**design/flow/run.sh**
```bash
#!/bin/bash
# the make line also repeats each setting of config.mk as NAME=value (left out here)
make -C /OpenROAD-flow-scripts/flow DESIGN_CONFIG=/design/flow/config.mk WORK_HOME=/design/flow/orfs CLKGATE_MAP_FILE= finish
```
**design/flow/constraint.sdc**
```tcl
create_clock -name core_clock -period 6.48 [get_ports {clk}]
set_input_delay 1.2960 -clock core_clock [delete_from_list [all_inputs] [get_ports {clk}]]
set_output_delay 1.2960 -clock core_clock [all_outputs]
set_load 0.01 [all_outputs]
```
**design/flow/config.mk**
```make
export PLATFORM = sky130hd
export DESIGN_NAME = SP
export DESIGN_NICKNAME = SP
export VERILOG_FILES = /design/flow/design.v
export SDC_FILE = /design/flow/constraint.sdc
export NUM_CORES = 4
export LEC_CHECK = 0
export ABC_AREA = 1
export CAP_MARGIN = 20
export CORE_MARGIN = 2
export CORE_UTILIZATION = 72
export CTS_CLUSTER_DIAMETER = 81
export CTS_CLUSTER_SIZE = 46
export PLACE_DENSITY_LB_ADDON = 0.11
export SLEW_MARGIN = 20
```
**design/flow/design.v**
```verilog
module SP(
	clk,
	rst_n,
	in_valid,
	in_data,
	in_mode,
	out_valid,
	out_data
);
input clk, rst_n, in_valid;
input [2:0] in_mode;
input [8:0] in_data;
output reg out_valid;
output reg [8:0] out_data;
integer i;
genvar idx;
parameter STATE_IDLE = 3'd0 ;
parameter STATE_MInv = 3'd1 ;
parameter STATE_MMul = 3'd2 ;
parameter STATE_Sort = 3'd3 ;
parameter STATE_Sum  = 3'd4 ;
parameter STATE_OUTPT= 3'd5 ;
reg [2:0] current_state, next_state;
reg [2:0] data_cnt;
reg [2:0] mode;
reg [8:0] a[0:5], b[0:5], c[0:5], d[0:5], e[0:5];
wire [8:0] next_c, next_e;
reg has_sent_b;
wire out_valid_b;
wire [8:0] next_b;
reg has_sent_mod;
reg [1:0] mm_stage;
wire [17:0] mul_in_s0[0:2], mul_in_s1[0:2];
reg [17:0] mul_in[0:2];
wire mul_out_valid[0:2];
wire [8:0] mul_out[0:2];
reg is_mod_finish[0:2];
wire is_all_mod_finish;
reg  [8:0] mul_out_s0[0:2], mul_out_s1[0:2];
reg flag_sort1, flag_sort2;
wire [8:0] next_d0, next_d1, next_d2, next_d3, next_d4, next_d5;
always @(posedge clk or negedge rst_n) begin
	if (!rst_n) 	current_state <= STATE_IDLE ;
	else 			current_state <= next_state ;
end
always @(*) begin
	next_state = current_state ;
	case(current_state)
		STATE_IDLE: begin
			if (data_cnt==6) begin
				if (mode[0]==1) 		next_state = STATE_MInv ;
				else if (mode[1]==1)	next_state = STATE_MMul ;
				else if (mode[2]==1)	next_state = STATE_Sort ;
				else 					next_state = STATE_Sum ;
			end
		end
		STATE_MInv: begin
			if (data_cnt==6) begin
				if (mode[1]==1)			next_state = STATE_MMul ;
				else if (mode[2]==1)	next_state = STATE_Sort ;
				else 					next_state = STATE_Sum ;
			end
		end
		STATE_MMul: begin
			if (mm_stage==3 && is_all_mod_finish==1) begin
				if (mode[2]==1)			next_state = STATE_Sort ;
				else 					next_state = STATE_Sum ;
			end
		end
		STATE_Sort:	if (flag_sort2==1)	next_state = STATE_Sum ;
		STATE_Sum: 	if (mm_stage==1 && is_all_mod_finish==1) 	next_state = STATE_OUTPT ;
		STATE_OUTPT:	if (data_cnt==6)	next_state = STATE_IDLE ;
	endcase
end
always @(posedge clk or negedge rst_n) begin
	if (!rst_n) 	has_sent_b <= 0 ;
	else begin
		if (next_state==STATE_MInv) begin
			if (has_sent_b==0)			has_sent_b <= 1 ;
			else if (out_valid_b==1)	has_sent_b <= 0 ;
		end
		else 	has_sent_b <= 0 ;
	end
end
ModularInversion U_MI( .clk(clk), .rst_n(rst_n), .in_valid( (!has_sent_b)&&(next_state==STATE_MInv) ), .in_a(a[0]), .out_valid(out_valid_b), .out_b(next_b) );
always @(posedge clk or negedge rst_n) begin
	if (!rst_n) 	has_sent_mod <= 0 ;
	else begin
		if (next_state==STATE_MMul || next_state==STATE_Sum) begin
			if (has_sent_mod==0)			has_sent_mod <= 1 ;
			else if (is_all_mod_finish==1)	has_sent_mod <= 0 ;
		end
		else 	has_sent_mod <= 0 ;
	end
end
always @(posedge clk or negedge rst_n) begin
	if (!rst_n) 	mm_stage <= 0 ;
	else begin
		if (next_state==STATE_MMul || next_state==STATE_Sum) begin
			if (is_all_mod_finish==1) 			mm_stage <= mm_stage + 1 ;
		end
		else 	mm_stage <= 0 ;
	end
end
assign mul_in_s0[0] = b[1] * b[2] ;     
assign mul_in_s0[1] = b[3] * b[4] ;     
assign mul_in_s0[2] = b[5] * b[0] ;     
assign mul_in_s1[0] = mul_out_s0[0] * mul_out_s0[1] ;     
assign mul_in_s1[1] = mul_out_s0[1] * mul_out_s0[2] ;     
assign mul_in_s1[2] = mul_out_s0[2] * mul_out_s0[0] ;     
always @(*) begin
	if (next_state==STATE_MMul) begin
		case(mm_stage)
			2'd0: begin
				mul_in[0] = mul_in_s0[0] ;
				mul_in[1] = mul_in_s0[1] ;
				mul_in[2] = mul_in_s0[2] ;
			end
			2'd1: begin
				mul_in[0] = mul_in_s1[0] ;
				mul_in[1] = mul_in_s1[1] ;
				mul_in[2] = mul_in_s1[2] ;
			end
			2'd2: begin
				mul_in[0] = mul_out_s1[0] * b[5] ;		 
				mul_in[1] = mul_out_s1[1] * b[1] ;		 
				mul_in[2] = mul_out_s1[2] * b[3] ;		 
			end
			2'd3: begin
				mul_in[0] = mul_out_s1[0] * b[0] ;		 
				mul_in[1] = mul_out_s1[1] * b[2] ;		 
				mul_in[2] = mul_out_s1[2] * b[4] ;		 
			end
		endcase
	end
	else begin
		case(mm_stage)
			2'd0: begin
				mul_in[0] = a[0] + b[0] + c[0] + d[0] ;
				mul_in[1] = a[2] + b[2] + c[2] + d[2] ;
				mul_in[2] = a[4] + b[4] + c[4] + d[4] ;
			end
			default: begin
				mul_in[0] = a[5] + b[5] + c[5] + d[5] ;
				mul_in[1] = a[1] + b[1] + c[1] + d[1] ;
				mul_in[2] = a[3] + b[3] + c[3] + d[3] ;
			end
		endcase
	end
end
generate
for( idx=0 ; idx<3 ; idx=idx+1) begin : mod_func
	Modular509 U_mod( .clk(clk), .rst_n(rst_n), .in_valid( (!has_sent_mod)&&(next_state==STATE_MMul || next_state==STATE_Sum) ), .in(mul_in[idx]), .out_valid(mul_out_valid[idx]), .out(mul_out[idx]) );
	always @(posedge clk or negedge rst_n) begin
		if (!rst_n) 	is_mod_finish[idx] <= 0 ;
		else begin
			if (mul_out_valid[idx]==1) 		is_mod_finish[idx] <= 1 ;
			else if (is_all_mod_finish==1)	is_mod_finish[idx] <= 0 ;
		end
	end
end
endgenerate
assign is_all_mod_finish = is_mod_finish[0] && is_mod_finish[1] && is_mod_finish[2] ;
generate
for( idx=0 ; idx<3 ; idx=idx+1) begin
	always @(posedge clk or negedge rst_n) begin
		if (!rst_n) 	mul_out_s0[idx] <= 0 ;
		else if (mul_out_valid[idx]==1 && mm_stage==0)	mul_out_s0[idx] <= mul_out[idx] ;     
	end
	always @(posedge clk or negedge rst_n) begin
		if (!rst_n) 	mul_out_s1[idx] <= 0 ;
		else if (mul_out_valid[idx]==1 && mm_stage==1)	mul_out_s1[idx] <= mul_out[idx] ;     
	end
end	
endgenerate
Sort U_Sort( .clk(clk), .rst_n(rst_n), .in0(c[0]), .in1(c[1]), .in2(c[2]), .in3(c[3]), .in4(c[4]), .in5(c[5]), 
			 .out0(next_d0), .out1(next_d1), .out2(next_d2), .out3(next_d3), .out4(next_d4), .out5(next_d5) );
always @(posedge clk or negedge rst_n) begin
	if (!rst_n)		flag_sort1 <= 0 ;
	else begin
		if (current_state==STATE_Sort)	flag_sort1 <= 1 ;
		else 		flag_sort1 <= 0 ;
	end
end
always @(posedge clk or negedge rst_n) begin
	if (!rst_n)		flag_sort2 <= 0 ;
	else 			flag_sort2 <= flag_sort1 ;
end
always @(posedge clk or negedge rst_n) begin
	if (!rst_n) begin
		for( i=0 ; i<6 ; i=i+1 )
			a[i] <= 0 ;
	end
	else begin
		if (in_valid==1) begin
			a[5] <= in_data ;
			for( i=0 ; i<5 ; i=i+1 )
				a[i] <= a[i+1] ;
		end
		else if (out_valid_b==1) begin
			a[5] <= a[0] ;
			for( i=0 ; i<5 ; i=i+1 )
				a[i] <= a[i+1] ;
		end
	end
end
always @(posedge clk or negedge rst_n) begin
	if (!rst_n) begin
		for( i=0 ; i<6 ; i=i+1 )
			b[i] <= 0 ;
	end
	else begin
		if (in_valid==1) begin
			b[5] <= in_data ;
			for( i=0 ; i<5 ; i=i+1 )
				b[i] <= b[i+1] ;
		end
		else if (out_valid_b==1) begin
			b[5] <= next_b ;
			for( i=0 ; i<5 ; i=i+1 )
				b[i] <= b[i+1] ;
		end
	end
end
always @(posedge clk or negedge rst_n) begin
	if (!rst_n) 	c[0] <= 0 ;
	else begin
		if (in_valid==1 || out_valid_b==1) 				c[0] <= c[1] ;
		else if (mm_stage==2 && is_mod_finish[0]==1) 	c[0] <= mul_out[0] ;
	end
end
always @(posedge clk or negedge rst_n) begin
	if (!rst_n) 	c[2] <= 0 ;
	else begin
		if (in_valid==1 || out_valid_b==1) 				c[2] <= c[3] ;
		else if (mm_stage==2 && is_mod_finish[1]==1) 	c[2] <= mul_out[1] ;
	end
end
always @(posedge clk or negedge rst_n) begin
	if (!rst_n) 	c[4] <= 0 ;
	else begin
		if (in_valid==1 || out_valid_b==1) 				c[4] <= c[5] ;
		else if (mm_stage==2 && is_mod_finish[2]==1) 	c[4] <= mul_out[2] ;
	end
end
always @(posedge clk or negedge rst_n) begin
	if (!rst_n) 	c[1] <= 0 ;
	else begin
		if (in_valid==1 || out_valid_b==1) 				c[1] <= c[2] ;
		else if (mm_stage==3 && is_mod_finish[0]==1) 	c[1] <= mul_out[1] ;
	end
end
always @(posedge clk or negedge rst_n) begin
	if (!rst_n) 	c[3] <= 0 ;
	else begin
		if (in_valid==1 || out_valid_b==1) 				c[3] <= c[4] ;
		else if (mm_stage==3 && is_mod_finish[1]==1) 	c[3] <= mul_out[2] ;
	end
end
always @(posedge clk or negedge rst_n) begin
	if (!rst_n) 	c[5] <= 0 ;
	else begin
		if (in_valid==1) 			c[5] <= in_data ;
		else if (out_valid_b==1)	c[5] <= next_b ;
		else if (mm_stage==3 && is_mod_finish[2]==1) 	c[5] <= mul_out[0] ;
	end
end
always @(posedge clk or negedge rst_n) begin
	if (!rst_n) 	d[0] <= 0 ;
	else begin
		if (in_valid==1 || out_valid_b==1) 				d[0] <= d[1] ;
		else if (mm_stage==2 && is_mod_finish[0]==1) 	d[0] <= mul_out[0] ;
		else if (current_state==STATE_Sort)				d[0] <= next_d0 ;
	end
end
always @(posedge clk or negedge rst_n) begin
	if (!rst_n) 	d[2] <= 0 ;
	else begin
		if (in_valid==1 || out_valid_b==1) 				d[2] <= d[3] ;
		else if (mm_stage==2 && is_mod_finish[1]==1) 	d[2] <= mul_out[1] ;
		else if (current_state==STATE_Sort)				d[2] <= next_d2 ;
	end
end
always @(posedge clk or negedge rst_n) begin
	if (!rst_n) 	d[4] <= 0 ;
	else begin
		if (in_valid==1 || out_valid_b==1) 				d[4] <= d[5] ;
		else if (mm_stage==2 && is_mod_finish[2]==1) 	d[4] <= mul_out[2] ;
		else if (current_state==STATE_Sort)				d[4] <= next_d4 ;
	end
end
always @(posedge clk or negedge rst_n) begin
	if (!rst_n) 	d[1] <= 0 ;
	else begin
		if (in_valid==1 || out_valid_b==1) 				d[1] <= d[2] ;
		else if (mm_stage==3 && is_mod_finish[0]==1) 	d[1] <= mul_out[1] ;
		else if (current_state==STATE_Sort)				d[1] <= next_d1 ;
	end
end
always @(posedge clk or negedge rst_n) begin
	if (!rst_n) 	d[3] <= 0 ;
	else begin
		if (in_valid==1 || out_valid_b==1) 				d[3] <= d[4] ;
		else if (mm_stage==3 && is_mod_finish[1]==1) 	d[3] <= mul_out[2] ;
		else if (current_state==STATE_Sort)				d[3] <= next_d3 ;
	end
end
always @(posedge clk or negedge rst_n) begin
	if (!rst_n) 	d[5] <= 0 ;
	else begin
		if (in_valid==1) 			d[5] <= in_data ;
		else if (out_valid_b==1)	d[5] <= next_b ;
		else if (mm_stage==3 && is_mod_finish[2]==1) 	d[5] <= mul_out[0] ;
		else if (current_state==STATE_Sort)				d[5] <= next_d5 ;
	end
end
always @(posedge clk or negedge rst_n) begin
	if (!rst_n) 	e[0] <= 0 ;
	else begin
		if (in_valid==1 || out_valid_b==1) 				e[0] <= e[1] ;
		else if (mm_stage==2 && is_mod_finish[0]==1) 	e[0] <= mul_out[0] ;
		else if (current_state==STATE_Sort)				e[0] <= next_d0 ;
		else if (current_state==STATE_Sum && mm_stage==0 && is_mod_finish[0]==1) 	e[0] <= mul_out[0] ;
	end
end
always @(posedge clk or negedge rst_n) begin
	if (!rst_n) 	e[2] <= 0 ;
	else begin
		if (in_valid==1 || out_valid_b==1) 				e[2] <= e[3] ;
		else if (mm_stage==2 && is_mod_finish[1]==1) 	e[2] <= mul_out[1] ;
		else if (current_state==STATE_Sort)				e[2] <= next_d2 ;
		else if (current_state==STATE_Sum && mm_stage==0 && is_mod_finish[1]==1) 	e[2] <= mul_out[1] ;
	end
end
always @(posedge clk or negedge rst_n) begin
	if (!rst_n) 	e[4] <= 0 ;
	else begin
		if (in_valid==1 || out_valid_b==1) 				e[4] <= e[5] ;
		else if (mm_stage==2 && is_mod_finish[2]==1) 	e[4] <= mul_out[2] ;
		else if (current_state==STATE_Sort)				e[4] <= next_d4 ;
		else if (current_state==STATE_Sum && mm_stage==0 && is_mod_finish[2]==1) 	e[4] <= mul_out[2] ;
	end
end
always @(posedge clk or negedge rst_n) begin
	if (!rst_n) 	e[1] <= 0 ;
	else begin
		if (in_valid==1 || out_valid_b==1) 				e[1] <= e[2] ;
		else if (mm_stage==3 && is_mod_finish[0]==1) 	e[1] <= mul_out[1] ;
		else if (current_state==STATE_Sort)				e[1] <= next_d1 ;
		else if (current_state==STATE_Sum && mm_stage==1 && is_mod_finish[0]==1) 	e[1] <= mul_out[1] ;
	end
end
always @(posedge clk or negedge rst_n) begin
	if (!rst_n) 	e[3] <= 0 ;
	else begin
		if (in_valid==1 || out_valid_b==1) 				e[3] <= e[4] ;
		else if (mm_stage==3 && is_mod_finish[1]==1) 	e[3] <= mul_out[2] ;
		else if (current_state==STATE_Sort)				e[3] <= next_d3 ;
		else if (current_state==STATE_Sum && mm_stage==1 && is_mod_finish[1]==1) 	e[3] <= mul_out[2] ;
	end
end
always @(posedge clk or negedge rst_n) begin
	if (!rst_n) 	e[5] <= 0 ;
	else begin
		if (in_valid==1) 			e[5] <= in_data ;
		else if (out_valid_b==1)	e[5] <= next_b ;
		else if (mm_stage==3 && is_mod_finish[2]==1) 	e[5] <= mul_out[0] ;
		else if (current_state==STATE_Sort)				e[5] <= next_d5 ;
		else if (current_state==STATE_Sum && mm_stage==1 && is_mod_finish[2]==1) 	e[5] <= mul_out[0] ;
	end
end
always @(posedge clk or negedge rst_n) begin
	if (!rst_n)		data_cnt <= 0 ;
	else begin
		if (data_cnt==6) 	data_cnt <= 0 ;
		else if (in_valid==1)	data_cnt <= data_cnt + 1 ;
		else if (out_valid_b==1)	data_cnt <= data_cnt + 1 ;
		else if (next_state==STATE_OUTPT)	data_cnt <= data_cnt + 1 ;
	end
end
always @(posedge clk or negedge rst_n) begin
	if (!rst_n) 	mode <= 0 ;
	else begin
		if (in_valid==1 && data_cnt==0)	
			mode <= in_mode ;
	end
end
always @(posedge clk or negedge rst_n) begin
	if (!rst_n) 	out_valid <= 0 ;
	else begin
		if (next_state==STATE_OUTPT) 	out_valid <= 1 ;
		else 		out_valid <= 0 ;
	end
end
always @(posedge clk or negedge rst_n) begin
	if (!rst_n) 	out_data <= 0 ;
	else begin
		if (next_state==STATE_OUTPT)	out_data <= e[data_cnt];
		else 		out_data <= 0 ;
	end
end
endmodule
module Modular509(clk, rst_n, in_valid, in, out_valid, out);
input clk, rst_n;
input in_valid;
input [17:0] in;
output reg out_valid;
output [8:0] out;
parameter S_IDLE  = 3'd0 ;
parameter S_INPUT = 3'd1 ;
parameter S_CALCU = 3'd2 ;
parameter S_OUTPT = 3'd3 ;
reg [1:0] current_state, next_state;
reg [11:0] in_r;
wire [2:0] overflow;
wire [8:0] nonoverflow;
always @(posedge clk or negedge rst_n) begin
	if (!rst_n) 	current_state <= S_IDLE ;
	else 			current_state <= next_state ;
end
always @(*) begin
	next_state = current_state ;
	case(current_state)
		S_IDLE: 	if (in_valid==1) 	next_state = S_INPUT ;
		S_INPUT: 	next_state = S_CALCU ;
		S_CALCU: 	if (in_r<509)		next_state = S_OUTPT ;
		S_OUTPT: 	next_state = S_IDLE ;
	endcase
end
always @(posedge clk or negedge rst_n) begin
	if (!rst_n) 	in_r <= 0 ;
	else begin
		if (next_state==S_INPUT)		in_r <= in[8:0] + in[17:9]*3 ;
		else if (next_state==S_CALCU)	in_r <= (in_r>=509) ? in_r - 509 : in_r ;
	end
end
always @(posedge clk or negedge rst_n) begin
	if (!rst_n) 	out_valid <= 0 ;
	else begin
		if (next_state==S_OUTPT) 	out_valid <= 1 ;
		else 						out_valid <= 0 ;
	end
end
assign out = in_r ;
endmodule
module ModularInversion(
	clk, 
	rst_n, 
	in_valid, 
	in_a, 
	out_valid, 
	out_b
);
input clk, rst_n;
input in_valid;
input [8:0] in_a;
output reg out_valid;
output reg [8:0] out_b;
parameter S_IDLE  = 2'd0 ;
parameter S_CALCU = 2'd1 ;
parameter S_MODUL = 2'd2 ;
parameter S_OUTPT = 2'd3 ;
reg [2:0] current_state, next_state;
reg [17:0] A, B;
reg [3:0] cnt;
wire out_valid_A, out_valid_B;
wire [8:0] next_A, next_B;
reg is_modA_finish, is_modB_finish;
wire is_mod_finish;
reg flag_sent;
always @(posedge clk or negedge rst_n) begin
	if (!rst_n) 	current_state <= S_IDLE ;
	else 			current_state <= next_state ;
end
always @(*) begin
	next_state = current_state ;
	case(current_state)
		S_IDLE: 	if (in_valid==1) 	next_state = S_CALCU ;
		S_CALCU: 	next_state = S_MODUL ;
		S_MODUL: 	if (is_mod_finish==1)	next_state = (cnt==10) ? S_OUTPT : S_CALCU ;
		S_OUTPT: 	next_state = S_IDLE ;
	endcase
end
Modular509 U_modA( .clk(clk), .rst_n(rst_n), .in_valid( (!flag_sent)&&(next_state==S_MODUL) ), .in(A), .out_valid(out_valid_A), .out(next_A) );
Modular509 U_modB( .clk(clk), .rst_n(rst_n), .in_valid( (!flag_sent)&&(next_state==S_MODUL) ), .in(B), .out_valid(out_valid_B), .out(next_B) );
always @(posedge clk or negedge rst_n) begin
	if (!rst_n) 	is_modA_finish <= 0 ;
	else begin
		if (out_valid_A==1)				is_modA_finish <= 1 ;
		else if (next_state==S_CALCU)	is_modA_finish <= 0 ;
	end
end
always @(posedge clk or negedge rst_n) begin
	if (!rst_n) 	is_modB_finish <= 0 ;
	else begin
		if (out_valid_B==1)				is_modB_finish <= 1 ;
		else if (next_state==S_CALCU)	is_modB_finish <= 0 ;
	end
end
assign is_mod_finish = is_modA_finish && is_modB_finish ;
always @(posedge clk or negedge rst_n) begin
	if (!rst_n) 	flag_sent <= 0 ;
	else begin
		if (next_state==S_MODUL)		flag_sent <= 1 ;
		else if (next_state==S_CALCU)	flag_sent <= 0 ;
	end
end
always @(posedge clk or negedge rst_n) begin
	if (!rst_n) 	cnt <= 0 ;
	else begin
		if (next_state==S_CALCU)		cnt <= cnt + 1 ;
		else if (next_state==S_OUTPT)	cnt <= 0 ;
	end
end
always @(posedge clk or negedge rst_n) begin
	if (!rst_n) 	A <= 0 ;
	else begin
		if (in_valid==1) 						A <= 1 ;
		else if (next_state==S_CALCU && cnt!=3)	A <= A*B ;
		else if (out_valid_A==1)				A <= next_A ;
	end
end
always @(posedge clk or negedge rst_n) begin
	if (!rst_n) 	B <= 0 ;
	else begin
		if (in_valid==1) 				B <= in_a ;
		else if (next_state==S_CALCU)	B <= B*B ;
		else if (out_valid_B==1)		B <= next_B ;
	end
end
always @(posedge clk or negedge rst_n) begin
	if (!rst_n) 	out_valid <= 0 ;
	else begin
		if (next_state==S_OUTPT)	out_valid <= 1 ;
		else 						out_valid <= 0 ;
	end
end
always @(posedge clk or negedge rst_n) begin
	if (!rst_n) 	out_b <= 0 ;
	else begin
		if (next_state==S_OUTPT)	out_b <= A ;
		else 						out_b <= 0 ;
	end
end
endmodule
module Sort(clk, rst_n, in0, in1, in2, in3, in4, in5, out0, out1, out2, out3, out4, out5);
input clk, rst_n;
input [8:0] in0, in1, in2, in3, in4, in5;
output [8:0] out0, out1, out2, out3, out4, out5;
wire [8:0] a[0:3], b[0:2], c[0:3], d[0:2], f[0:3], g[0:1];
reg [8:0] e[0:5];
assign a[0] = ( in0<in1 ) ? in0 : in1 ;
assign a[1] = ( in0<in1 ) ? in1 : in0 ;
assign a[2] = ( a[1]<in2 )? a[1] : in2 ;
assign a[3] = ( a[1]<in2 )? in2 : a[1] ;
assign b[0] = ( a[0]<a[2] ) ? a[0] : a[2] ;
assign b[1] = ( a[0]<a[2] ) ? a[2] : a[0] ;
assign b[2] = a[3] ;
assign c[0] = ( in3<in4 ) ? in3 : in4 ;
assign c[1] = ( in3<in4 ) ? in4 : in3 ;
assign c[2] = ( c[1]<in5 )? c[1] : in5 ;
assign c[3] = ( c[1]<in5 )? in5 : c[1] ;
assign d[0] = ( c[0]<c[2] ) ? c[0] : c[2] ;
assign d[1] = ( c[0]<c[2] ) ? c[2] : c[0] ;
assign d[2] = c[3] ;
always @(posedge clk or negedge rst_n) begin
	if (!rst_n) begin
		e[0] <= 0 ;
		e[1] <= 0 ;
		e[2] <= 0 ;
		e[3] <= 0 ;
		e[4] <= 0 ;
		e[5] <= 0 ;
	end
	else begin
		e[0] <= ( b[0]<d[0] ) ? b[0] : d[0] ;
		e[1] <= ( b[0]<d[0] ) ? d[0] : b[0] ;
		e[2] <= ( b[1]<d[1] ) ? b[1] : d[1] ;
		e[3] <= ( b[1]<d[1] ) ? d[1] : b[1] ;
		e[4] <= ( b[2]<d[2] ) ? b[2] : d[2] ;
		e[5] <= ( b[2]<d[2] ) ? d[2] : b[2] ;
	end
end
assign out0 = e[0] ;
assign out5 = e[5] ;
assign f[0] = ( e[1]<e[2] ) ? e[1] : e[2] ;
assign f[1] = ( e[1]<e[2] ) ? e[2] : e[1] ;
assign f[2] = ( e[3]<e[4] ) ? e[3] : e[4] ;
assign f[3] = ( e[3]<e[4] ) ? e[4] : e[3] ;
assign out1 = f[0] ;
assign out4 = f[3] ;
assign g[0] = ( f[1]<f[2] ) ? f[1] : f[2] ;
assign g[1] = ( f[1]<f[2] ) ? f[2] : f[1] ;
assign out2 = g[0] ;
assign out3 = g[1] ;
endmodule
```
==> results of run 1 <==
## repair_timing
item,4_1_cts
resized,367
setup buffers,119
endpoints found under the setup margin,64
pin swaps,185
## layer usage
metal / GRT overflow / track usage, %
met1: 1 / 71.0
met2: 51 / 86.7
met3: 6 / 43.3
met4: 49 / 65.8
met5: 0 / 17.1
==> run_results.csv, run 1 <==
group,metric,value,unit
synthesis,ys_cells,10900,
synthesis,yosys.area_share.simple,18.8,%
placed_design,place_congestion,1.13,
synthesis,netlist.area_leader.share,23.4,%
synthesis,edf_count,0,
cts,cts_max_path_buffers,3,
cts,cts-root-buf,"clkbuf_16",
status,haltStage,"global routing",
synthesis,synthArstFlopShare,100,%
floorplan,fp-utilization,72.4,%
synthesis,netlist_instances,10900,
floorplan,rows,122,
cts,clock_sinks,551,
synthesis,yosysWarnings,23,
floorplan,core,110000,sq um
status,first-error,"[ERROR GRT-0232] Routing congestion too high. Check the congestion heatmap in the GUI.",
synthesis,fp_nets,12700,
placed_design,io_buffers,24,
synthesis,ys_top_cells_by_count,"2646 x nand2_1, 2525 x inv_1, 933 x fa_1, 820 x ha_1, 774 x o21ai_0",
synthesis,topCellsByArea,"fa_1 23%, dfrtp_1 17%, ha_1 13%, nand2_1 12%, inv_1 12%",
synthesis,syn_avg_cell_area,7.34,sq um
synthesis,synth_cell_types,71,
synthesis,synth_top_flop_cell,"dfrtp_1",
placed_design,dp_hpwl,237,mm
synthesis,synth.area.mux_share,0.0266,%
synthesis,synthAoiAreaFrac,11.8,%
floorplan,io-pin-count,25,
synthesis,synth_area,79900,sq um
synthesis,ys_sh_xor,1.73,%
synthesis,ys_seq_share,17.3,%
synthesis,synth-seq-cells,551,
synthesis,top_cell,"nand2_1",
floorplan,die_area,114000,sq um
synthesis,synthTopLogicFamily,"adder cells",
cts,cts_hold_buf,0,
global_routing,grt_usage,67.2,%
synthesis,adder_share,36.2,%
cts,numCtsBuffers,37,
synthesis,synth_top_cell_by_area,"fa_1",
synthesis,yosys_area,79900,sq um
placed_design,place_worst_setup_slack,-0.757,ns
floorplan,die_w,337,um
placed_design,place_inst,13000,
placed_design,dpl_cell_area,88600,sq um
floorplan,dieHeight,337,um
status,outcome,"did not finish",
cts,htreeDepth,2,
global_routing,gr-total-overflow,107,
==> inputs of run 2 (changes only) <==
- CELL_PAD_IN_SITES_GLOBAL_PLACEMENT: unset -> 2
- CORE_ASPECT_RATIO: unset -> 0.9
- CORE_MARGIN: 2 -> 7
- CORE_UTILIZATION: 72 -> 16
- CTS_CLUSTER_DIAMETER: 81 -> unset
- CTS_CLUSTER_SIZE: 46 -> unset
- MAX_ROUTING_LAYER: unset -> met5
- MIN_ROUTING_LAYER: unset -> met1
- PLACE_DENSITY_LB_ADDON: 0.11 -> unset
- clock period: 6.48 -> 6.18 ns (I/O delays scaled with it)
==> run 2 against run 1 <==
Effect of this change: now fails the layout checks on negative setup slack; die size went up to 4.6 times the previous value; synthesized cell count stayed put; area after synthesis stayed put.
==> run_results.csv, run 2 <==
group,metric,value,unit
status,outcome,"failed layout checks",
status,so_faults,"negative setup slack",
floorplan,io-pin-count,25,
critical_path,r2r_slack,-0.75,ns
synthesis,synthArstFlopShare,100,%
detailed_routing,ant_nets,0,
synthesis,ys_cells,10900,
hold_path,min_path_type,"flip-flop to flip-flop",
critical_path,path_buffers,11,
synthesis,yosysWarnings,23,
detailed_routing,first_iter_violations,5052,
synthesis,synth-seq-cells,551,
critical_path,critPathTopFamily,"adder cells",
power,cellPowerDensity,392,nW/um^2
global_routing,grt_usage,13.2,%
detailed_routing,avgRoutedWirePerCell,18.6,um
cts,cts_max_path_buffers,3,
global_routing,grt_max_degree,127,
finish,syn_to_final_growth,33.3,%
global_routing,gr-total-overflow,0,
power,pg_comb,31.1,mW
detailed_routing,drc,0,
global_routing,grt_pass1_vias,75200,
placed_design,place_inst,18400,
hold_path,holdPathStages,0,
critical_path,cp-startpoint,"mul_out_s0[0][6]",
critical_path,startpoint_type,"flip-flop",
floorplan,dieHeight,684,um
synthesis,ys_seq_share,17.3,%
power,vdd.ir_drop.worst,0.486,mV
critical_path,cp_num_cells,44,
placed_design,io_buffers,24,
finish,design_area,106000,sq um
synthesis,synthTopLogicFamily,"adder cells",
critical_path,cp_max_fo,5,
cts,clk-insertion-delay-late,0.73,ns
cts,clock_sinks,551,
final_timing,finClkSkew,0.0579,ns
critical_path,ff2ff_path_depth,44,
final_timing,fmax,144,MHz
cts,cts_hold_buf,0,
synthesis,synthAoiAreaFrac,11.8,%
placed_design,dpl_cell_area,98400,sq um
power,p_comb_share,74.5,%
flow_run,warnings,53,
synthesis,synth_area,79900,sq um
critical_path,crit_slowest_cell,"fa_1",
synthesis,syn_avg_cell_area,7.34,sq um
global_routing,grt_pass1_wl,514,mm
critical_path,end_kind,"flip-flop",
finish,fillers,56100,
final_timing,hold_viol_final,0,
power,maxPowerGroup,"combinational cells",
finish,final_net_count,13900,
cts,cts_tree,"built",
cts,path_clk_slew,0.07,ns
final_timing,rsz0062_at_grt,"yes",
power,p_switching,21.1,mW
critical_path,endpoint,"mod_func[2].U_mod.in_r[9]",
synthesis,fp_nets,12700,
cts,numCtsBuffers,78,
critical_path,crit_path_max_incr_delay,0.54,ns
synthesis,top_cell,"nand2_1",
synthesis,yosys.area_share.simple,18.8,%
synthesis,netlist.area_leader.share,23.4,%
floorplan,die_w,759,um
power,seq_cell_power,5.51,mW
hold_path,hold_start,"flag_sort1",
synthesis,synth_top_cell_by_area,"fa_1",
final_timing,setup_viol,27,
synthesis,synth_cell_types,71,
synthesis,ys_sh_xor,1.73,%
flow_run,drv_cap,0,
critical_path,r2r-start,"mul_out_s0[0][6]",
floorplan,fp-utilization,16.0,%
synthesis,topCellsByArea,"fa_1 23%, dfrtp_1 17%, ha_1 13%, nand2_1 12%, inv_1 12%",
floorplan,die_area,519000,sq um
synthesis,yosys_area,79900,sq um
cts,cts-root-buf,"clkbuf_16",
global_routing,antenna_found_initial,35,
final_timing,finalCritPeriodShare,112,%
critical_path,required,6.76,ns
critical_path,r2r-end,"mod_func[2].U_mod.in_r[9]",
critical_path,crit_arrival,7.51,ns
synthesis,synth_top_flop_cell,"dfrtp_1",
power,swShare,50.5,%
synthesis,synth.area.mux_share,0.0266,%
final_timing,slew_headroom,17.6,%
floorplan,core,498000,sq um
finish,stdcell_count,18800,
final_timing,worst_slack,-0.751,ns
power,seq_power_share,13.2,%
hold_path,hold_path_end,"flag_sort2",
final_timing,maxSlewViolCount,0,
cts,htreeDepth,3,
detailed_routing,firstDrtPassIters,5,
power,p_clk,5.13,mW
power,internal_power,20.7,mW
detailed_routing,wirelength,349,mm
power,p_leak,56.7,nW
critical_path,crit_type,"flip-flop to flip-flop",
synthesis,adder_share,36.2,%
detailed_routing,vias,74000,
placed_design,dp_hpwl,291,mm
final_timing,worst_pin_slew,1.22,ns
synthesis,edf_count,0,
power,power_frac_clock,12.3,%
detailed_routing,viasPerCell,3.95,
final_timing,period_needed,6.93,ns
placed_design,place_congestion,0.862,
floorplan,rows,246,
synthesis,ys_top_cells_by_count,"2646 x nand2_1, 2525 x inv_1, 933 x fa_1, 820 x ha_1, 774 x o21ai_0",
synthesis,netlist_instances,10900,
-- run 2: metal layers --
metal | wire [um] | vias to the layer above | global-route usage, %
li1 | - | 35900 | -
met1 | 176000 | 36500 | 19.8
met2 | 151000 | 1388 | 20.4
met3 | 14200 | 266 | 1.19
met4 | 7920 | 2 | 2.47
met5 | 13 | - | 0
-- run 2: stage by stage --
step	utilization (%)	hold slack (ns)	setup TNS (ns)	total power [mW]	setup WS, ns
6_report	21.4	0.349	-13.26	41.8	-0.751
5_1_grt	21.4	0.356	-23.98	45.0	-1.08
3_3_place_gp	19.8	0.334	-44.22	31.3	-1.33
2_1_floorplan	-	0.331	-2.31	19.2	-0.324
4_1_cts	20.8	0.352	-14.64	38.9	-0.767
3_5_place_dp	19.8	0.337	-40.73	31.2	-1.39
-- run 2: layout make-up --
type,count,area [sq um],area share (%)
Clock inverter,47,709,0.666
Timing Repair inverter,1,6.26,0.00588
Tap cell,6572,8220,7.72
Clock buffer,97,2100,1.98
Inverter,2553,9620,9.04
Sequential cell,551,13900,13.0
Timing Repair Buffer,1603,13600,12.8
Antenna cell,8,20.0,0.0188
Multi-Input combinational cell,7326,58300,54.8
-- run 2: timing repair --
action,in CTS,in global routing
endpoints found under the setup margin,66,70
buffers inserted,102,92
gates cloned,3,10
gates resized,418,539
pin swaps,197,291
==> inputs of run 3 (changes only) <==
- CELL_PAD_IN_SITES_DETAIL_PLACEMENT: unset -> 0
- CELL_PAD_IN_SITES_GLOBAL_PLACEMENT: 2 -> unset
- CORE_ASPECT_RATIO: 0.9 -> 0.67
- CORE_MARGIN: 7 -> 2
- CORE_UTILIZATION: 16 -> 58
- CTS_CLUSTER_SIZE: unset -> 15
- HOLD_SLACK_MARGIN: unset -> 0.22
- MAX_ROUTING_LAYER: met5 -> unset
- MIN_ROUTING_LAYER: met1 -> unset
- PLACE_DENSITY_LB_ADDON: unset -> 0.04
- SETUP_SLACK_MARGIN: unset -> -0.52
- TNS_END_PERCENT: unset -> 60
- clock period: 6.18 -> 7.23 ns (I/O delays scaled with it)
==> run 3 against run 2 <==
Effect of this change: still fails the layout checks on negative setup slack; hold slack better by 0.010 ns; area after synthesis unchanged; total power shrank 33%; clock power decreased by 29%; global-route usage grew 27 points; via count grew 0.32%; clock skew grew 0.037 ns; routed wire length down 18%; setup slack improved by 0.45 ns; utilization rose by 43 points; register-to-register slack improved by 0.45 ns; first-iteration DRC count up 85%; critical path type unchanged; largest power group unchanged.
==> run_results.csv, run 3 <==
group,metric,value,unit
flow_run,drv_cap,0,
floorplan,dieHeight,308,um
critical_path,required,7.87,ns
cts,cts-root-buf,"clkbuf_16",
synthesis,topCellsByArea,"fa_1 23%, dfrtp_1 17%, ha_1 13%, nand2_1 12%, inv_1 12%",
floorplan,die_w,457,um
synthesis,synth_area,79900,sq um
synthesis,synth_top_flop_cell,"dfrtp_1",
synthesis,edf_count,0,
synthesis,yosys.area_share.simple,18.8,%
synthesis,netlist_instances,10900,
floorplan,die_area,141000,sq um
global_routing,grt_usage,40.5,%
final_timing,finClkSkew,0.0949,ns
power,pg_comb,19.3,mW
critical_path,r2r-end,"mod_func[1].U_mod.in_r[11]",
final_timing,period_needed,7.53,ns
critical_path,crit_path_max_incr_delay,0.57,ns
finish,syn_to_final_growth,10.7,%
critical_path,crit_slowest_cell,"fa_1",
power,p_leak,51.3,nW
critical_path,ff2ff_path_depth,32,
critical_path,r2r-start,"mul_out_s0[1][6]",
power,swShare,53.5,%
power,vdd.ir_drop.worst,0.693,mV
cts,cts_max_path_buffers,3,
hold_path,hold_start,"flag_sort1",
power,seq_cell_power,4.83,mW
synthesis,ys_sh_xor,1.73,%
hold_path,holdPathStages,0,
final_timing,hold_viol_final,0,
final_timing,setup_viol,15,
synthesis,synthTopLogicFamily,"adder cells",
cts,numCtsBuffers,60,
synthesis,synth_top_cell_by_area,"fa_1",
critical_path,cp_num_cells,32,
critical_path,startpoint_type,"flip-flop",
detailed_routing,ant_nets,0,
final_timing,finalCritPeriodShare,104,%
detailed_routing,drc,0,
synthesis,syn_avg_cell_area,7.34,sq um
hold_path,hold_path_end,"flag_sort2",
synthesis,synthAoiAreaFrac,11.8,%
critical_path,end_kind,"flip-flop",
critical_path,cp-startpoint,"mul_out_s0[1][6]",
finish,fillers,12100,
power,power_frac_clock,13.1,%
synthesis,ys_top_cells_by_count,"2646 x nand2_1, 2525 x inv_1, 933 x fa_1, 820 x ha_1, 774 x o21ai_0",
synthesis,synthArstFlopShare,100,%
power,cellPowerDensity,314,nW/um^2
finish,final_net_count,13000,
cts,clock_sinks,551,
power,p_clk,3.65,mW
floorplan,fp-utilization,58.4,%
critical_path,critPathTopFamily,"adder cells",
detailed_routing,vias,74300,
synthesis,netlist.area_leader.share,23.4,%
hold_path,min_path_type,"flip-flop to flip-flop",
status,outcome,"failed layout checks",
critical_path,endpoint,"mod_func[1].U_mod.in_r[11]",
detailed_routing,wirelength,285,mm
final_timing,worst_pin_slew,1.26,ns
synthesis,yosysWarnings,23,
power,p_comb_share,69.5,%
detailed_routing,avgRoutedWirePerCell,21.8,um
power,maxPowerGroup,"combinational cells",
power,finalPower,27.8,mW
synthesis,synth-seq-cells,551,
floorplan,core,137000,sq um
synthesis,ys_cells,10900,
critical_path,r2r_slack,-0.30,ns
synthesis,synth.area.mux_share,0.0266,%
critical_path,crit_type,"flip-flop to flip-flop",
global_routing,grt_pass1_vias,71900,
synthesis,adder_share,36.2,%
flow_run,warnings,58,
power,p_switching,14.9,mW
final_timing,worst_slack,-0.299,ns
synthesis,fp_nets,12700,
global_routing,grt_max_degree,158,
placed_design,dp_hpwl,234,mm
status,so_faults,"negative setup slack",
global_routing,grt_pass1_wl,432,mm
synthesis,synth_cell_types,71,
floorplan,io-pin-count,25,
power,internal_power,12.9,mW
placed_design,place_worst_setup_slack,-0.244,ns
critical_path,cp_max_fo,7,
synthesis,ys_seq_share,17.3,%
cts,cts_tree,"built",
cts,htreeDepth,2,
floorplan,rows,111,
global_routing,antenna_found_initial,18,
cts,clk-insertion-delay-late,0.73,ns
detailed_routing,first_iter_violations,9342,
placed_design,io_buffers,24,
placed_design,place_congestion,1.06,
critical_path,path_buffers,7,
final_timing,fmax,133,MHz
cts,cts_hold_buf,0,
power,seq_power_share,17.4,%
final_timing,maxSlewViolCount,0,
detailed_routing,firstDrtPassIters,7,
synthesis,top_cell,"nand2_1",
critical_path,crit_arrival,8.17,ns
final_timing,slew_headroom,14.9,%
detailed_routing,viasPerCell,5.69,
cts,path_clk_slew,0.07,ns
global_routing,gr-total-overflow,0,
synthesis,yosys_area,79900,sq um
run 3: final cells by class:
type | count | area (sq um) | share of cell area, %
diodes | 9 | 22.5 | 0.0255
clock inverters | 45 | 667 | 0.754
clock buffers | 69 | 1620 | 1.83
repair buffers | 706 | 5610 | 6.35
flip-flops and latches | 551 | 13800 | 15.6
multi-input cells | 7321 | 54900 | 62.0
inverters | 2553 | 9590 | 10.8
well taps | 1808 | 2260 | 2.56
run 3: routing by layer:
layer  global-route usage [%]  wire, um
met1                     57.5    120000
met2                     57.2    115000
met3                     13.4     38600
met4                     14.8     11900
met5                    0.752       269
run 3: repair_timing:
item                                    in CTS  in global routing
buffers inserted                             0                 10
endpoints found under the setup margin       0                 25
gates resized                                0                 48
run 3: through the flow:
| stage | util (%) | cells | setup TNS, ns | hold slack [ns] | cell area [sq um] |
|---|---|---|---|---|---|
| after CTS | 64.5 | 13000 | -2.77 | 0.362 | 88300 |
| after floorplan | - | 10900 | -0.0295 | 0.331 | 79900 |
| after global placement | 62.9 | 12900 | -0.513 | 0.335 | 86000 |
| after global routing | 64.6 | 13100 | -18.06 | 0.367 | 88400 |
| final | 64.7 | 13100 | -1.59 | 0.360 | 88500 |
| after detailed placement | 62.9 | 12900 | -1.99 | 0.348 | 86000 |
==> inputs of run 4 (changes only) <==
- ABC_AREA: 1 -> unset
- CELL_PAD_IN_SITES_DETAIL_PLACEMENT: 0 -> unset
- CORE_ASPECT_RATIO: 0.67 -> unset
- CORE_UTILIZATION: 58 -> 72
- CTS_CLUSTER_SIZE: 15 -> 100
- HOLD_SLACK_MARGIN: 0.22 -> unset
- PLACE_DENSITY_LB_ADDON: 0.04 -> unset
- SETUP_SLACK_MARGIN: -0.52 -> 2.44
- TNS_END_PERCENT: 60 -> unset
- clock period: 7.23 -> 8.53 ns (I/O delays scaled with it)
==> run 4 against run 3 <==
Effect of this change: the run now finishes clean; non-clock buffer count is 110 lower; total power is 25% lower; sequential cell count stayed put; area after synthesis is 2.1% lower; clock power is 16% lower; register-to-register slack better by 1.1 ns; first-iteration DRC count is 7.5% lower; largest power group unchanged; highest routed layer unchanged.
==> run_results.csv, run 4 <==
group,metric,value,unit
synthesis,synthArstFlopShare,100,%
critical_path,cp-startpoint,"mul_out_s1[2][2]",
synthesis,yosysWarnings,23,
synthesis,top_cell,"inv_1",
synthesis,synth_cell_types,108,
critical_path,cp_max_fo,8,
critical_path,r2r-end,"mod_func[2].U_mod.in_r[10]",
placed_design,io_buffers,24,
critical_path,r2r_slack,0.81,ns
global_routing,grt_max_degree,169,
placed_design,dpl_cell_area,80600,sq um
synthesis,topCellsByArea,"fa_1 24%, dfrtp_1 17%, ha_1 13%, inv_1 7.1%, nand2_1 6.0%",
cts,cts-root-buf,"clkbuf_16",
critical_path,crit_path_max_incr_delay,0.55,ns
finish,stdcell_count,10800,
flow_run,warnings,63,
critical_path,end_kind,"flip-flop",
synthesis,yosys.area_share.simple,16.3,%
power,seq_power_share,17.7,%
power,finalPower,20.9,mW
cts,cts_max_path_buffers,3,
synthesis,synthTopLogicFamily,"adder cells",
floorplan,rows,120,
final_timing,hold-worst-slack,0.353,ns
cts,clk-insertion-delay-late,0.67,ns
detailed_routing,first_iter_violations,8642,
power,internal_power,10.9,mW
power,power_frac_clock,14.7,%
final_timing,finalCritPeriodShare,90.6,%
final_timing,worst_slack,0.805,ns
synthesis,yosys_area,78200,sq um
placed_design,place_worst_setup_slack,0.525,ns
final_timing,setup_viol,0,
detailed_routing,avgRoutedWirePerCell,25.2,um
detailed_routing,firstDrtPassIters,10,
critical_path,crit_type,"flip-flop to flip-flop",
power,vdd.ir_drop.worst,0.718,mV
critical_path,endpoint,"mod_func[2].U_mod.in_r[10]",
final_timing,hold_viol_final,0,
synthesis,netlist.area_leader.share,23.9,%
synthesis,netlist_instances,9102,
global_routing,use_met1,57.9,%
status,outcome,"complete, no violations",
synthesis,synth-seq-cells,551,
final_timing,maxSlewViolCount,0,
synthesis,synthAoiAreaFrac,13.1,%
final_timing,finClkSkew,0.0423,ns
global_routing,antenna_found_initial,18,
flow_run,drv_cap,0,
global_routing,groute.layer.met2.usage,73.1,%
detailed_routing,vias,70300,
global_routing,grt_pass1_wl,407,mm
power,pg_comb,14.1,mW
global_routing,gr-total-overflow,0,
finish,syn_to_final_growth,13.5,%
critical_path,startpoint_type,"flip-flop",
placed_design,dp_hpwl,191,mm
hold_path,hold_path_end,"flag_sort2",
synthesis,synth_top_flop_cell,"dfrtp_1",
detailed_routing,drc,0,
synthesis,synth.area.mux_share,3.40,%
floorplan,die_area,111000,sq um
cts,cts_tree,"built",
synthesis,adder_share,37.0,%
power,p_leak,45.3,nW
critical_path,path_buffers,7,
synthesis,fp_nets,10900,
power,maxPowerGroup,"combinational cells",
floorplan,dieHeight,334,um
detailed_routing,viasPerCell,6.53,
cts,path_clk_slew,0.06,ns
final_timing,period_needed,7.72,ns
hold_path,min_path_type,"flip-flop to flip-flop",
synthesis,ys_cells,9102,
critical_path,ff2ff_path_depth,33,
placed_design,place_congestion,1.04,
global_routing,grt_busiest_layer,"met2",
floorplan,fp-utilization,72.9,%
synthesis,ys_top_cells_by_count,"1477 x inv_1, 1259 x nand2_1, 933 x fa_1, 820 x ha_1, 633 x and2_1",
critical_path,cp_common_cell,"ha_1",
cts,htreeDepth,3,
cts,numCtsBuffers,66,
final_timing,worst_pin_slew,1.19,ns
hold_path,holdPathStages,0,
critical_path,cp_num_cells,33,
global_routing,grt_pass1_vias,71300,
finish,design_area,88800,sq um
power,cellPowerDensity,235,nW/um^2
critical_path,crit_arrival,8.24,ns
critical_path,critPathTopFamily,"adder cells",
power,swShare,48.1,%
placed_design,place_inst,10200,
finish,final_net_count,11100,
critical_path,r2r-start,"mul_out_s1[2][2]",
critical_path,crit_slowest_cell,"dfrtp_4",
cts,cts_hold_buf,0,
power,seq_cell_power,3.70,mW
global_routing,use_met3,14.1,%
synthesis,ys_sh_xor,3.11,%
critical_path,required,9.05,ns
final_timing,rsz0062_at_grt,"yes",
power,p_clk,3.08,mW
cts,clock_sinks,551,
hold_path,hold_start,"flag_sort1",
synthesis,edf_count,0,
finish,fillers,6598,
final_timing,fmax,129,MHz
finish,comb_area,59800,sq um
detailed_routing,ant_nets,0,
synthesis,synth_area,78200,sq um
power,p_comb_share,67.6,%
final_timing,slew_headroom,19.7,%
synthesis,syn_avg_cell_area,8.59,sq um
finish,fin_util,82.7,%
power,p_switching,10.0,mW
global_routing,grt_usage,48.1,%
final_timing,setup-tns-final,0,ns
synthesis,ys_seq_share,17.6,%
synthesis,synth_top_cell_by_area,"fa_1",
floorplan,core,107000,sq um
finish,seqCellArea,14100,sq um
floorplan,die_w,334,um
floorplan,io-pin-count,25,
detailed_routing,wirelength,271,mm
[run 4: cell type report]
class                   count  share of cell area [%]
diodes                     14                  0.0394
repair buffers            596                    5.96
flip-flops and latches    551                    15.9
inverters                1480                    6.26
clock buffers              86                    2.09
well taps                1403                    1.98
multi-input cells        6603                    67.3
clock inverters            35                   0.493
[run 4: routing by layer]
layer  up-vias  share of wire (%)
li1      29600                  -
met1     34000                 34
met2      5090                 44
met3      1567                 13
met4        12                9.6
met5         -              0.027
[run 4: timing repair]
action                     in CTS  in global routing
pin swaps                     156                 85
gates cloned                    8                  0
hold endpoints to repair        0                  0
resized                       508                189
setup endpoints to repair     139                145
buffers inserted              319                 76
==> inputs of run 5 (changes only) <==
- CTS_CLUSTER_SIZE: 100 -> 14
- PLACE_DENSITY_LB_ADDON: unset -> 0.04
- SETUP_SLACK_MARGIN: 2.44 -> -0.47
- clock period: 8.53 -> 6.44 ns (I/O delays scaled with it)
==> run 5 against run 4 <==
Effect of this change: the layout now fails its checks (negative setup slack); critical path depth rose by 6; fmax fell by 0.28%; clock-buffer cell count did not move; die size did not move; utilization rose by 3.2 points; total power rose by 42%.
==> run_results.csv, run 5 <==
group,metric,value,unit
status,outcome,"failed layout checks",
status,so_faults,"negative setup slack",
global_routing,gr-total-overflow,0,
synthesis,synth_cell_types,108,
synthesis,syn_avg_cell_area,8.59,sq um
hold_path,holdPathStages,0,
detailed_routing,drc,0,
floorplan,io-pin-count,25,
cts,cts-root-buf,"clkbuf_16",
critical_path,endpoint,"U_Sort.e[0][8]",
placed_design,dp_hpwl,216,mm
floorplan,rows,120,
hold_path,min_path_type,"flip-flop to flip-flop",
power,vdd.ir_drop.worst,0.913,mV
synthesis,yosys.area_share.simple,16.3,%
synthesis,yosysWarnings,23,
critical_path,critPathTopFamily,"AND-OR/OR-AND gates",
synthesis,synth_top_cell_by_area,"fa_1",
cts,htreeDepth,3,
final_timing,setup_viol,77,
detailed_routing,viasPerCell,6.60,
finish,final_net_count,11700,
cts,numCtsBuffers,67,
power,p_leak,48.5,nW
detailed_routing,firstDrtPassIters,13,
critical_path,ff2ff_path_depth,39,
power,maxPowerGroup,"combinational cells",
critical_path,r2r_slack,-1.31,ns
finish,fin_util,85.9,%
detailed_routing,ant_nets,0,
synthesis,synthArstFlopShare,100,%
critical_path,crit_arrival,8.31,ns
synthesis,ys_top_cells_by_count,"1477 x inv_1, 1259 x nand2_1, 933 x fa_1, 820 x ha_1, 633 x and2_1",
critical_path,end_kind,"flip-flop",
cts,cts_tree,"built",
final_timing,slew_headroom,19.7,%
power,p_switching,14.0,mW
critical_path,crit_path_max_incr_delay,0.56,ns
power,p_clk,4.23,mW
synthesis,synth_top_flop_cell,"dfrtp_1",
finish,design_area,92300,sq um
synthesis,ys_cells,9102,
power,swShare,47.4,%
flow_run,drv_cap,0,
detailed_routing,avgRoutedWirePerCell,26.1,um
synthesis,synth.area.mux_share,3.40,%
cts,cts_hold_buf,0,
critical_path,r2r-end,"U_Sort.e[0][8]",
placed_design,io_buffers,24,
final_timing,maxSlewViolCount,0,
critical_path,startpoint_type,"flip-flop",
global_routing,grt_pass1_wl,441,mm
synthesis,synthAoiAreaFrac,13.1,%
critical_path,r2r-start,"c[1][8]",
floorplan,dieHeight,334,um
final_timing,hold_viol_final,0,
flow_run,warnings,66,
final_timing,finClkSkew,0.0536,ns
synthesis,topCellsByArea,"fa_1 24%, dfrtp_1 17%, ha_1 13%, inv_1 7.1%, nand2_1 6.0%",
synthesis,fp_nets,10900,
critical_path,crit_slowest_cell,"or4_4",
synthesis,synthTopLogicFamily,"adder cells",
critical_path,cp_num_cells,39,
global_routing,grt_max_degree,194,
final_timing,fmax,129,MHz
final_timing,worst_pin_slew,1.20,ns
cts,cts_max_path_buffers,3,
placed_design,dpl_cell_area,87600,sq um
final_timing,finalCritPeriodShare,120,%
finish,fillers,5767,
power,seq_cell_power,4.70,mW
floorplan,fp-utilization,72.9,%
global_routing,grt_usage,52.1,%
detailed_routing,wirelength,298,mm
synthesis,adder_share,37.0,%
floorplan,core,107000,sq um
final_timing,worst_slack,-1.31,ns
synthesis,synth_area,78200,sq um
final_timing,period_needed,7.75,ns
synthesis,ys_seq_share,17.6,%
synthesis,top_cell,"inv_1",
synthesis,synth-seq-cells,551,
power,pg_comb,20.7,mW
hold_path,hold_start,"flag_sort1",
synthesis,yosys_area,78200,sq um
critical_path,cp_common_cell,"a21o_1",
critical_path,required,7.00,ns
detailed_routing,first_iter_violations,10300,
critical_path,path_buffers,6,
synthesis,ys_sh_xor,3.11,%
hold_path,hold_path_end,"flag_sort2",
final_timing,rsz0062_at_grt,"yes",
cts,clock_sinks,551,
critical_path,cp_max_fo,11,
global_routing,grt_pass1_vias,77600,
synthesis,netlist_instances,9102,
placed_design,place_congestion,1.03,
synthesis,netlist.area_leader.share,23.9,%
finish,syn_to_final_growth,17.9,%
power,cellPowerDensity,321,nW/um^2
floorplan,die_area,111000,sq um
power,internal_power,15.6,mW
synthesis,edf_count,0,
power,power_frac_clock,14.3,%
cts,clk-insertion-delay-late,0.70,ns
detailed_routing,vias,75300,
floorplan,die_w,334,um
critical_path,crit_type,"flip-flop to flip-flop",
critical_path,cp-startpoint,"c[1][8]",
power,seq_power_share,15.9,%
cts,path_clk_slew,0.10,ns
global_routing,antenna_found_initial,26,
power,p_comb_share,69.8,%
run 5: repair_timing:
item,4_1_cts,5_1_grt
pin swaps,45,71
gates resized,162,213
endpoints found under the setup margin,58,63
setup buffers,55,57
cloned,3,1
run 5: layer usage:
layer / track usage, % / wire [um] / share of wire, %
met4: 43.0 / 32800 / 11
met2: 78.9 / 126000 / 42
met5: 1.69 / 337 / 0.11
met3: 17.4 / 41900 / 14
met1: 60.2 / 96600 / 32
run 5: stage by stage:
| step | instances | power (mW) | setup slack, ns | setup TNS (ns) | hold slack (ns) |
|---|---|---|---|---|---|
| global route | 11400 | 30.6 | -1.51 | -78.03 | 0.401 |
| CTS | 11300 | 26.9 | -0.966 | -35.63 | 0.379 |
| floorplan | 9102 | 14.7 | -0.644 | -25.41 | 0.331 |
| global placement | 11200 | 21.4 | -0.952 | -37.04 | 0.332 |
| detailed placement | 11200 | 22.0 | -1.13 | -50.70 | 0.350 |
| finish | 11400 | 29.6 | -1.31 | -62.95 | 0.386 |
run 5: cell type report:
class / instances / area, sq um / area share, %
diodes: 17 / 42.5 / 0.0461
clock buffers: 86 / 1840 / 1.99
clock inverters: 35 / 467 / 0.506
inverters: 1480 / 5560 / 6.02
multi-input cells: 6603 / 58700 / 63.7
flip-flops and latches: 551 / 13900 / 15.0
well taps: 1403 / 1760 / 1.90
repair buffers: 1229 / 9990 / 10.8
==> inputs of run 6 (changes only) <==
- CELL_PAD_IN_SITES_DETAIL_PLACEMENT: unset -> 0
- CORE_ASPECT_RATIO: unset -> 0.67
- CORE_UTILIZATION: 72 -> 65
- CTS_CLUSTER_SIZE: 14 -> 28
- HOLD_SLACK_MARGIN: unset -> -0.08
- PLACE_DENSITY_LB_ADDON: 0.04 -> unset
- SETUP_SLACK_MARGIN: -0.47 -> 3.18
- TNS_END_PERCENT: unset -> 60
- clock period: 6.44 -> 11.9 ns (I/O delays scaled with it)
==> run 6 against run 5 <==
Effect of this change: now clean on timing, DRC and antenna; clock-buffer cell count down 9; routed wire length down 13%; global-route usage down 10 points; clock power down about 50%; setup slack better by 4.8 ns; critical path depth down 9; largest cell class unchanged; total power down 56%; critical endpoint is now mod_func[1].U_mod.in_r[11].
==> run_results.csv, run 6 <==
group,metric,value,unit
synthesis,ys_seq_share,17.6,%
cts,htreeDepth,2,
floorplan,fp-utilization,65.3,%
final_timing,hold-worst-slack,0.349,ns
placed_design,place_congestion,1.02,
final_timing,fmax,119,MHz
critical_path,cp_num_cells,30,
final_timing,finClkSkew,0.0353,ns
global_routing,antenna_found_initial,20,
power,seq_power_share,20.2,%
global_routing,grt_pass1_wl,392,mm
critical_path,path_buffers,4,
finish,comb_area,57200,sq um
placed_design,dp_hpwl,199,mm
synthesis,synthArstFlopShare,100,%
floorplan,core,120000,sq um
final_timing,setup-tns-final,0,ns
power,vdd.ir_drop.worst,0.751,mV
cts,numCtsBuffers,57,
synthesis,netlist_instances,9102,
critical_path,cp-startpoint,"b[3][7]",
power,internal_power,6.49,mW
placed_design,io_buffers,24,
critical_path,ff2ff_path_depth,30,
power,power_frac_clock,16.2,%
floorplan,dieHeight,288,um
synthesis,synth_top_flop_cell,"dfrtp_1",
floorplan,die_area,123000,sq um
critical_path,r2r-end,"mod_func[1].U_mod.in_r[11]",
final_timing,setup_viol,0,
synthesis,yosys.area_share.simple,16.3,%
synthesis,netlist.area_leader.share,23.9,%
power,p_clk,2.10,mW
detailed_routing,ant_nets,0,
synthesis,synth.area.mux_share,3.40,%
synthesis,ys_cells,9102,
status,outcome,"complete, no violations",
critical_path,crit_slowest_cell,"xnor2_1",
cts,cts_tree,"built",
final_timing,hold_viol_final,0,
final_timing,finalCritPeriodShare,70.8,%
hold_path,hold_path_end,"flag_sort2",
cts,clock_sinks,551,
synthesis,synth_area,78200,sq um
synthesis,top_cell,"inv_1",
synthesis,synthTopLogicFamily,"adder cells",
cts,cts_hold_buf,0,
detailed_routing,avgRoutedWirePerCell,24.6,um
detailed_routing,viasPerCell,6.23,
global_routing,grt_usage,42.0,%
detailed_routing,wirelength,258,mm
hold_path,holdPathStages,0,
final_timing,slew_headroom,11.0,%
power,p_comb_share,63.6,%
cts,clk-insertion-delay-late,0.67,ns
cts,cts_max_path_buffers,3,
finish,fillers,9622,
finish,final_net_count,10600,
finish,seqCellArea,13800,sq um
global_routing,grt_pass1_vias,64100,
global_routing,grt_max_degree,173,
critical_path,required,12.50,ns
synthesis,synth_top_cell_by_area,"fa_1",
critical_path,cp_max_fo,18,
hold_path,hold_start,"flag_sort1",
global_routing,gr-total-overflow,0,
detailed_routing,firstDrtPassIters,10,
cts,path_clk_slew,0.07,ns
final_timing,worst_pin_slew,1.34,ns
synthesis,ys_top_cells_by_count,"1477 x inv_1, 1259 x nand2_1, 933 x fa_1, 820 x ha_1, 633 x and2_1",
synthesis,synth_cell_types,108,
synthesis,topCellsByArea,"fa_1 24%, dfrtp_1 17%, ha_1 13%, inv_1 7.1%, nand2_1 6.0%",
power,p_switching,6.47,mW
critical_path,end_kind,"flip-flop",
synthesis,synth-seq-cells,551,
final_timing,maxSlewViolCount,0,
critical_path,cp_common_cell,"fa_1",
hold_path,min_path_type,"flip-flop to flip-flop",
detailed_routing,vias,65500,
critical_path,crit_arrival,9.03,ns
cts,cts-root-buf,"clkbuf_16",
global_routing,groute.layer.met2.usage,56.7,%
final_timing,period_needed,8.43,ns
synthesis,yosysWarnings,23,
global_routing,use_met3,15.1,%
critical_path,endpoint,"mod_func[1].U_mod.in_r[11]",
power,cellPowerDensity,158,nW/um^2
critical_path,startpoint_type,"flip-flop",
critical_path,r2r_slack,3.47,ns
global_routing,use_met1,62.1,%
finish,syn_to_final_growth,5.11,%
critical_path,crit_type,"flip-flop to flip-flop",
floorplan,io-pin-count,25,
floorplan,rows,104,
power,pg_comb,8.24,mW
synthesis,syn_avg_cell_area,8.59,sq um
final_timing,rsz0062_at_grt,"yes",
detailed_routing,drc,0,
critical_path,critPathTopFamily,"adder cells",
synthesis,fp_nets,10900,
flow_run,warnings,58,
floorplan,die_w,428,um
synthesis,edf_count,0,
flow_run,drv_cap,0,
detailed_routing,first_iter_violations,7945,
synthesis,ys_sh_xor,3.11,%
synthesis,yosys_area,78200,sq um
critical_path,r2r-start,"b[3][7]",
power,maxPowerGroup,"combinational cells",
synthesis,adder_share,37.0,%
critical_path,crit_path_max_incr_delay,0.76,ns
power,p_leak,42.8,nW
power,seq_cell_power,2.62,mW
synthesis,synthAoiAreaFrac,13.1,%
power,swShare,49.9,%
global_routing,grt_busiest_layer,"met1",
run 6: timing repair:
action | CTS | global route
endpoints found under the setup margin | 33 | 47
gates resized | 3 | 54
pin swaps | 0 | 1
setup buffers | 2 | 8
cloned | 0 | 2
run 6: per-stage QoR:
stage	utilization, %	cells	power [mW]	setup slack (ns)	area (sq um)
after floorplan	-	9102	7.80	3.75	78200
after global placement	66.6	10400	10.3	2.84	79800
after detailed placement	66.6	10400	10.4	2.86	79800
after CTS	68.5	10500	12.6	3.20	81900
after global routing	68.7	10500	13.6	3.14	82200
final	68.7	10500	13.0	3.47	82200
run 6: final cells by class:
type / count / share of cell area, %
inverter: 1480 / 6.76
multi-input combinational: 6601 / 69.6
clock inverter: 30 / 0.592
clock buffer: 77 / 2.01
tap: 1590 / 2.42
antenna: 12 / 0.0365
sequential: 551 / 16.8
timing repair buffer: 172 / 1.73
run 6: layer usage:
metal / up-vias / part of all wire [%]
li1: 28800 / -
met5: - / 0.062
met4: 20 / 3.8
met1: 32200 / 43
met2: 3952 / 39
met3: 547 / 15
==> inputs of run 7 (changes only) <==
- ABC_AREA: unset -> 1
- CAP_MARGIN: 20 -> 30
- CELL_PAD_IN_SITES_DETAIL_PLACEMENT: 0 -> unset
- CORE_ASPECT_RATIO: 0.67 -> 0.5
- CORE_UTILIZATION: 65 -> 72
- CTS_CLUSTER_DIAMETER: unset -> 357
- CTS_CLUSTER_SIZE: 28 -> 96
- HOLD_SLACK_MARGIN: -0.08 -> unset
- PLACE_DENSITY_LB_ADDON: unset -> 0.0
- SETUP_SLACK_MARGIN: 3.18 -> 0.24
- TNS_END_PERCENT: 60 -> unset
- clock period: 11.9 -> 3.08 ns (I/O delays scaled with it)
==> run 7 against run 6 <==
Effect of this change: the run now fails in global routing; area after synthesis rose by 2.1%; synthesized cell count rose by 20%; die size fell by 7.6%.
==> run_results.csv, run 7 <==
group,metric,value,unit
synthesis,yosys_area,79900,sq um
synthesis,synth_top_cell_by_area,"fa_1",
synthesis,ys_top_cells_by_count,"2646 x nand2_1, 2525 x inv_1, 933 x fa_1, 820 x ha_1, 774 x o21ai_0",
cts,cts-root-buf,"clkbuf_16",
floorplan,die_area,114000,sq um
cts,numCtsBuffers,9,
synthesis,fp_nets,12700,
synthesis,yosysWarnings,23,
synthesis,synthArstFlopShare,100,%
global_routing,gr-total-overflow,835,
floorplan,fp-utilization,72.6,%
cts,cts_max_path_buffers,3,
synthesis,edf_count,0,
status,haltStage,"global routing",
synthesis,synth_top_flop_cell,"dfrtp_1",
floorplan,io-pin-count,25,
status,first-error,"[ERROR GRT-0116] Global routing finished with congestion. Check the congestion regions in the DRC Viewer.",
synthesis,ys_sh_xor,1.73,%
placed_design,dp_hpwl,255,mm
placed_design,place_congestion,1.11,
floorplan,core,110000,sq um
synthesis,synth-seq-cells,551,
status,outcome,"did not finish",
floorplan,rows,86,
floorplan,dieHeight,240,um
synthesis,synth_area,79900,sq um
synthesis,netlist.area_leader.share,23.4,%
synthesis,netlist_instances,10900,
global_routing,grt_usage,83.7,%
placed_design,place_worst_setup_slack,-4.16,ns
synthesis,ys_cells,10900,
synthesis,synthTopLogicFamily,"adder cells",
synthesis,syn_avg_cell_area,7.34,sq um
synthesis,top_cell,"nand2_1",
synthesis,synthAoiAreaFrac,11.8,%
synthesis,yosys.area_share.simple,18.8,%
cts,htreeDepth,1,
cts,clock_sinks,551,
synthesis,synth.area.mux_share,0.0266,%
synthesis,adder_share,36.2,%
floorplan,die_w,475,um
synthesis,topCellsByArea,"fa_1 23%, dfrtp_1 17%, ha_1 13%, nand2_1 12%, inv_1 12%",
placed_design,io_buffers,24,
synthesis,ys_seq_share,17.3,%
synthesis,synth_cell_types,71,
[run 7: per-layer routing]
layer | track usage [%] | GRT overflow
met2 | 96.1 | 370
met3 | 74.8 | 103
met5 | 56.0 | 12
met4 | 78.2 | 271
met1 | 83.5 | 79
[run 7: metrics by stage]
| stage | std cells | hold WS [ns] | area [sq um] |
|---|---|---|---|
| global placement | 13800 | 0.340 | 96100 |
| detailed placement | 13800 | 0.346 | 96100 |
| floorplan | 10900 | 0.320 | 82900 |
| CTS | 14000 | 0.404 | 102000 |
[run 7: timing repair]
item | in CTS
gates resized | 858
buffers inserted | 217
pin swaps | 362
endpoints found under the hold margin | 46
endpoints found under the setup margin | 204
hold buffers | 1
cloned | 20
Power is estimated from default activity; no workload was simulated.
